==> trial 57 <==
## cpu_design
module cpu_design (reset, clock, write_read, M_address, M_data_in, M_data_out,overflow,status);
Settings: LEC_CHECK=0, CAP_MARGIN=20, CELL_PAD_IN_SITES_GLOBAL_PLACEMENT=0, CORE_MARGIN=2, CORE_UTILIZATION=69, CTS_CLUSTER_DIAMETER=155, GPL_ROUTABILITY_DRIVEN=1, GPL_TIMING_DRIVEN=1, MAX_ROUTING_LAYER=met4, PLACE_DENSITY=0.66, SLEW_MARGIN=20; clock period 8.06 ns.
run.sh (not shown) runs the stock make flow with config.mk's settings and CLKGATE_MAP_FILE=.
==> build 74 (differences from trial 57) <==
==> flow/config.mk (replaced) <==
export PLATFORM = sky130hd
export DESIGN_NAME = cpu_design
export DESIGN_NICKNAME = cpu_design
export VERILOG_FILES = /design/flow/design.v
export SDC_FILE = /design/flow/constraint.sdc
export NUM_CORES = 4
export LEC_CHECK = 0
export CAP_MARGIN = 40
export CELL_PAD_IN_SITES_GLOBAL_PLACEMENT = 0
export CORE_MARGIN = 9
export CORE_UTILIZATION = 21
export CTS_CLUSTER_DIAMETER = 155
export GPL_ROUTABILITY_DRIVEN = 1
export GPL_TIMING_DRIVEN = 1
export HOLD_SLACK_MARGIN = 0.22
export MAX_ROUTING_LAYER = met5
export PLACE_DENSITY_LB_ADDON = 0.17
export SLEW_MARGIN = 20
==> comparison <==
In flip-flop count, trial 57 and build 74 do not differ. Routed wire length: trial 57 is smaller than build 74 (about 20%). Between trial 57 and build 74, the lower non-clock buffer count is in trial 57 (gap 12). In build 74 the sequential share of layout area is lower than in trial 57, by 1.1 points. In synthesized cell count, trial 57 and build 74 do not differ. Critical path depth is the same in trial 57 and build 74. Of build 74 and trial 57, trial 57 has the higher worst hold slack (gap 0.0011 ns). Against build 74, the die size of trial 57 is lower by about 70%.

* * *

==> run D <==
Starting RTL as in the previous note.
==> flow/config.mk <==
export PLATFORM = sky130hd
export DESIGN_NAME = cpu_design
export DESIGN_NICKNAME = cpu_design
export VERILOG_FILES = /design/flow/design.v
export SDC_FILE = /design/flow/constraint.sdc
export NUM_CORES = 4
export LEC_CHECK = 0
export CAP_MARGIN = 25
export CELL_PAD_IN_SITES_DETAIL_PLACEMENT = 0
export CELL_PAD_IN_SITES_GLOBAL_PLACEMENT = 3
export CORE_ASPECT_RATIO = 0.84
export CORE_MARGIN = 3
export CORE_UTILIZATION = 40
export CTS_CLUSTER_SIZE = 56
export GPL_ROUTABILITY_DRIVEN = 0
export GPL_TIMING_DRIVEN = 1
export HOLD_SLACK_MARGIN = -0.04
export PLACE_DENSITY_LB_ADDON = 0.01
export SLEW_MARGIN = 10
export TNS_END_PERCENT = 40
==> flow/constraint.sdc <==
create_clock -name core_clock -period 6.4 [get_ports {clock}]
set_input_delay 1.2800 -clock core_clock [delete_from_list [all_inputs] [get_ports {clock}]]
set_output_delay 1.2800 -clock core_clock [all_outputs]
set_load 0.01 [all_outputs]
==> run M: changes against run D <==
==> flow/config.mk (replaced) <==
export PLATFORM = sky130hd
export DESIGN_NAME = cpu_design
export DESIGN_NICKNAME = cpu_design
export VERILOG_FILES = /design/flow/design.v
export SDC_FILE = /design/flow/constraint.sdc
export NUM_CORES = 4
export LEC_CHECK = 0
export ABC_AREA = 1
export CAP_MARGIN = 20
export CORE_MARGIN = 2
export CORE_UTILIZATION = 71
export CTS_CLUSTER_DIAMETER = 364
export CTS_CLUSTER_SIZE = 97
export SLEW_MARGIN = 20
==> flow/constraint.sdc (replaced) <==
create_clock -name core_clock -period 4.28 [get_ports {clock}]
set_input_delay 0.8560 -clock core_clock [delete_from_list [all_inputs] [get_ports {clock}]]
set_output_delay 0.8560 -clock core_clock [all_outputs]
set_load 0.01 [all_outputs]
==> run H: changes against run D <==
==> flow/config.mk (replaced) <==
export PLATFORM = sky130hd
export DESIGN_NAME = cpu_design
export DESIGN_NICKNAME = cpu_design
export VERILOG_FILES = /design/flow/design.v
export SDC_FILE = /design/flow/constraint.sdc
export NUM_CORES = 4
export LEC_CHECK = 0
export CAP_MARGIN = 25
export CELL_PAD_IN_SITES_GLOBAL_PLACEMENT = 1
export CORE_MARGIN = 3
export CORE_UTILIZATION = 40
export CTS_CLUSTER_SIZE = 100
export HOLD_SLACK_MARGIN = -0.04
export SLEW_MARGIN = 20
==> flow/constraint.sdc (replaced) <==
create_clock -name core_clock -period 8.0 [get_ports {clock}]
set_input_delay 1.6000 -clock core_clock [delete_from_list [all_inputs] [get_ports {clock}]]
set_output_delay 1.6000 -clock core_clock [all_outputs]
set_load 0.01 [all_outputs]
==> run B: changes against run D <==
==> flow/config.mk (replaced) <==
export PLATFORM = sky130hd
export DESIGN_NAME = cpu_design
export DESIGN_NICKNAME = cpu_design
export VERILOG_FILES = /design/flow/design.v
export SDC_FILE = /design/flow/constraint.sdc
export NUM_CORES = 4
export LEC_CHECK = 0
export CAP_MARGIN = 20
export CELL_PAD_IN_SITES_GLOBAL_PLACEMENT = 0
export CORE_MARGIN = 2
export CORE_UTILIZATION = 24
export CTS_CLUSTER_DIAMETER = 155
export CTS_CLUSTER_SIZE = 95
export GPL_ROUTABILITY_DRIVEN = 0
export GPL_TIMING_DRIVEN = 1
export MAX_ROUTING_LAYER = met4
export PLACE_DENSITY = 0.58
export SLEW_MARGIN = 20
export TNS_END_PERCENT = 5
==> flow/constraint.sdc (replaced) <==
create_clock -name core_clock -period 8.06 [get_ports {clock}]
set_input_delay 1.6120 -clock core_clock [delete_from_list [all_inputs] [get_ports {clock}]]
set_output_delay 1.6120 -clock core_clock [all_outputs]
set_load 0.01 [all_outputs]
==> metrics.cfg <==
[final_layout]
stdcell_count = 1738
design_area_um2 = 12100

[routing]
wl_mm = 49.3
vias = 11400

[status]
outcome = no timing/DRC/antenna violations

[flow_run]
tool_warnings = 107

[critical_path]
startpoint = status[1]$_DFF_NN0_

[yosys]
synth.area.mux_share_pct = 8.80

# the run above: run D

==> metrics.cfg <==
[yosys]
synth.most_common_cell = nand2_1
synth.area.mux_share_pct = 0
top_cell_area_share_pct = 18.3

[global_routing]
gr-total-overflow = 5

[status]
error = [ERROR GRT-0232] Routing congestion too high. Check the congestion heatmap in the GUI.
outcome = stopped before the end
failed_stage = global routing (5_1_grt)

# the run above: run M

==> metrics.cfg <==
[status]
outcome = no timing/DRC/antenna violations

[yosys]
synth.area.mux_share_pct = 8.80

[routing]
wl_mm = 44.1

[critical_path]
startpoint = status[1]$_DFF_NN0_

[final_layout]
design_area_um2 = 12200

# the run above: run B

==> metrics.cfg <==
[final_layout]
stdcell_count = 1717

[routing]
wl_mm = 49.8
vias = 11500

[status]
outcome = no timing/DRC/antenna violations

# the run above: run H


* * *

==> willow <==
==> flow/design.v <==
module cpu_design (reset, clock, write_read, M_address, M_data_in, M_data_out,overflow,status);
input reset,clock;
input[7:0] M_data_in;
output reg write_read,overflow;
output reg [7:0] M_data_out;
output reg[11:0] M_address;
reg[15:0] IR;
reg[7:0] MDR;
reg[11:0] MAR,PC;
reg [7:0]R0;
reg [7:0]R1;
reg [7:0]R2;
reg [7:0]R3;
reg [7:0]A;
reg [8:0]F;
output reg[2:0] status;
parameter idle=4'b0000, load=4'b0001, move=4'b0010, add=4'b0011, sub=4'b0100, AND=4'b0101;
parameter OR=4'b0110, XOR=4'b0111, shrp=4'b1000, shlp=4'b1001, swap=4'b1010, jmp=4'b1011;
parameter jz=4'b1100, read=4'b1101, write=4'b1110, stop=4'b1111; 
always@(*)  
begin
	if((reset==1)&&(status==3)&&(IR[15:12]==write)) 
		write_read=1'b1; 
	else
		write_read=1'b0; 
	M_address=MAR;
	M_data_out=MDR;
	overflow=F[8]^F[7];
 end
always @(negedge clock or negedge reset) 
begin
	if(reset==1'b0)
	begin
		MAR<=12'b000000000000;
		status<=3'b000; 
	end
	else  
		case (status)
			3'b000: begin
						status<=3'b001;
						MAR<=PC;
						case(IR[9:8])
							2'b00: A<=R0;
							2'b01: A<=R1;
							2'b10: A<=R2;
							2'b11: A<=R3;
						endcase
					end
			3'b001: begin
						if(IR[15:12]==stop)status<=1;
						else if (IR[15:12]==swap|| (IR[15:12]==jmp)|| IR[15:12]==jz || IR[15:12]==read || IR[15:12]==write) 
							status<=3'b010;
						else
							status<=3'b000;
					end
			3'b010:begin 
						if(IR[15:12]==swap)
							status <= 3'b000;
						else if ((IR[15:12]==jmp)||(IR[15:12]==read)||(IR[15:12]==write))
						begin
							MAR <= IR[11:0];
							status <= 3'b011;
						end
						else if((IR[15:12]==jz)&& (R0[7:0] == 8'b0000_0000)) 
						begin
							MAR <= IR[11:0];
							status <= 3'b011;
						end
						else
						begin
							MAR <= PC;
							status <= 3'b011;
						end
					end
			3'b011:begin
						if((IR[15:12]==write) || (IR[15:12]==read))
						begin
							MAR<=PC;
							status<=3'b100;
						end
						else
							status<=3'b000;
					 end
			3'b100:begin
						status<=3'b000;
					 end
			default:status<=3'b000;
		endcase
end
always@(posedge clock or negedge reset) 
begin
	if(reset==1'b0) 
	begin
		IR<=16'h0000;
		PC<=12'b000000000000;
		MDR<=8'b00000000;
		R0<=8'b00000000;
		R1<=8'b00000000;
		R2<=8'b00000000;
		F=9'b000000000;
		R3<=8'b00000000; 
	end
	else
	begin
		case (status)
			3'b000: begin
						IR[15:8]<=M_data_in;
						IR[7:0]<=8'b00000000; 
						PC<=PC+12'b000000000001; 
					end  
			3'b001: begin  
						case(IR[15:12]) 
							load: R0<={4'b0000,IR[11:8]}; 
							swap:begin
									case(IR[11:10])
										2'b00:begin
													case(IR[9:8])
														2'b00:R0<=R0;
														2'b01:R1<=R0;
														2'b10:R2<=R0;
														2'b11:R3<=R0;
													endcase
												end
										2'b01:begin
													case(IR[9:8])
														2'b00:R0<=R1;
														2'b01:R1<=R1;
														2'b10:R2<=R1;
														2'b11:R3<=R1;
													endcase
												end
										2'b10:begin
													case(IR[9:8])
														2'b00:R0<=R2;
														2'b01:R1<=R2;
														2'b10:R2<=R2;
														2'b11:R3<=R2;
													endcase
												end
										2'b11:begin
													case(IR[9:8])
														2'b00:R0<=R3;
														2'b01:R1<=R3;
														2'b10:R2<=R3;
														2'b11:R3<=R3;
													endcase
												end
									endcase
								  end
							shlp:begin 
									case(IR[11:10]) 
										2'b00:R0<=R0<<1;
										2'b01:R1<=R1<<1;
										2'b10:R2<=R2<<1;
										2'b11:R3<=R3<<1;
									endcase
								  end
							shrp:begin
									case(IR[11:10]) 
										2'b00:R0<=R0>>1;
										2'b01:R1<=R1>>1;
										2'b10:R2<=R2>>1;
										2'b11:R3<=R3>>1;
									endcase
								  end
							add:begin
									case(IR[11:10])
										2'b00:begin
													F=A+R0;
													R0<=F[7:0];
												end
										2'b01:begin
													F=A+R1;
													R1<=F[7:0];
												end
										2'b10:begin
													F=A+R2;
													R2<=F[7:0];
												end
										2'b11:begin
													F=A+R3;
													R3<=F[7:0];
												end
									endcase
								 end
							sub:begin
									case(IR[11:10])
										2'b00:begin
													F=R0-A;
													R0<=F[7:0];
												end
										2'b01:begin
													F=R1-A;
													R1<=F[7:0];
												end
										2'b10:begin
													F=R2-A;
													R2<=F[7:0];
												end
										2'b11:begin
													F=R3-A;
													R3<=F[7:0];
												end
									endcase
								 end
							move:begin
										case(IR[11:10])
											2'b00:R0<=A;
											2'b01:R1<=A;
											2'b10:R2<=A;
											2'b11:R3<=A;
										endcase
								  end
							AND:begin
									case(IR[11:10])
										2'b00:R0=R0 & A;
										2'b01:R1=R1 & A;
										2'b10:R2=R2 & A;
										2'b11:R3=R3 & A;
									endcase
								 end
							OR:begin
									case(IR[11:10])
										2'b00:R0=R0 | A;
										2'b01:R1=R1 | A;
										2'b10:R2=R2 | A;
										2'b11:R3=R3 | A;
									endcase
								end
							XOR:begin
									case(IR[11:10])
										2'b00:R0=R0 ^ A;
										2'b01:R1=R1 ^ A;
										2'b10:R2=R2 ^ A;
										2'b11:R3=R3 ^ A;
									endcase
								 end
							default:;
						endcase
					end 
			3'b010:begin
						case(IR[15:12])
							swap:begin
									case(IR[11:10])
										2'b00:R0<=A;
										2'b01:R1<=A;
										2'b10:R2<=A;
										2'b11:R3<=A;
									endcase
								  end
							read:begin
									IR[7:0]<=M_data_in;
									PC<=PC+12'b000000000001;
								  end
							write:begin
										IR[7:0]<=M_data_in;
										PC<=PC+12'b000000000001;
										MDR<=R0;
									end
							jmp:begin
									IR[7:0]<=M_data_in;
									PC<=PC+12'b000000000001;
								 end
							jz:begin
									IR[7:0]<=M_data_in;
									PC<=PC+12'b000000000001;
								end
						endcase
					 end
			3'b011:begin
						case(IR[15:12])
							jmp:begin
										PC<=IR[11:0];
									end
							jz:begin
									if(R0==8'b00000000)
										PC<=IR[11:0];
								end
							read:begin
									R0<=M_data_in;
								end
							default:;
						endcase
					 end
			3'b100:begin
					 end
			default:; 
		endcase
	end
end 
endmodule
==> flow/run.sh <==
#!/bin/bash
# the make line also repeats each setting of config.mk as NAME=value (left out here)
make -C /OpenROAD-flow-scripts/flow DESIGN_CONFIG=/design/flow/config.mk WORK_HOME=/design/flow/orfs CLKGATE_MAP_FILE= finish
==> flow/config.mk <==
export PLATFORM = sky130hd
export DESIGN_NAME = cpu_design
export DESIGN_NICKNAME = cpu_design
export VERILOG_FILES = /design/flow/design.v
export SDC_FILE = /design/flow/constraint.sdc
export NUM_CORES = 4
export LEC_CHECK = 0
export ABC_AREA = 1
export CAP_MARGIN = 20
export CORE_MARGIN = 2
export CORE_UTILIZATION = 71
export CTS_CLUSTER_DIAMETER = 364
export CTS_CLUSTER_SIZE = 97
export SETUP_SLACK_MARGIN = 0.66
export SLEW_MARGIN = 20
export TNS_END_PERCENT = 5
==> flow/constraint.sdc <==
create_clock -name core_clock -period 4.28 [get_ports {clock}]
set_input_delay 0.8560 -clock core_clock [delete_from_list [all_inputs] [get_ports {clock}]]
set_output_delay 0.8560 -clock core_clock [all_outputs]
set_load 0.01 [all_outputs]
==> inputs of delta, as changes to willow <==
--- a/flow/config.mk
+++ b/flow/config.mk
@@ -8,9 +8,5 @@
 export ABC_AREA = 1
 export CAP_MARGIN = 20
 export CORE_MARGIN = 2
-export CORE_UTILIZATION = 71
-export CTS_CLUSTER_DIAMETER = 364
-export CTS_CLUSTER_SIZE = 97
-export SETUP_SLACK_MARGIN = 0.66
+export CORE_UTILIZATION = 72
 export SLEW_MARGIN = 20
-export TNS_END_PERCENT = 5
==> flow/constraint.sdc (replaced) <==
create_clock -name core_clock -period 9.75 [get_ports {clock}]
set_input_delay 1.9500 -clock core_clock [delete_from_list [all_inputs] [get_ports {clock}]]
set_output_delay 1.9500 -clock core_clock [all_outputs]
set_load 0.01 [all_outputs]
==> summary of the runs <==
delta completed without violations. willow stopped in global routing (5_1_grt) (GRT-0232). Synthesized cell count is the same in willow and delta. Area after synthesis is the same in willow and delta. Of delta and willow, willow has the higher die size (gap about 1.3%, measured against willow).
==> figures <==
                                                                       willow       delta
Status                                               aborted with a tool error  no timing/DRC/antenna violations
Stage where the flow stopped                          global routing (5_1_grt)           -
Placed cell count                                                         2099        1969
Total clock buffers created by CTS                                           9           9
Worst slack at placement                                             -0.127 ns     1.22 ns
Number of buffers added on ports                                            34          34
Most instantiated library cell after synthesis                         nand2_1     nand2_1
Post-cts repair resize count                                               236           0
Die H                                                                   129 µm      128 µm
HPWL after detailed placement                                         32200 µm    30700 µm
Number of buffers inserted by post-CTS setup repair                         22           0
Predominant post-synthesis flop cell                                   dfrtp_1     dfrtp_1
Async S/R FF share, synth                                                0.914       0.914
Area of the placeable core                                          0.0152 mm²  0.0151 mm²
Chip area                                                           0.0166 mm²  0.0164 mm²
Core Util at FP                                                          0.727       0.733
Die Width                                                               129 µm      128 µm
Placed cell area                                                    0.0125 mm²  0.0114 mm²
Final RePlAce weighted congestion                                         1.18        1.17
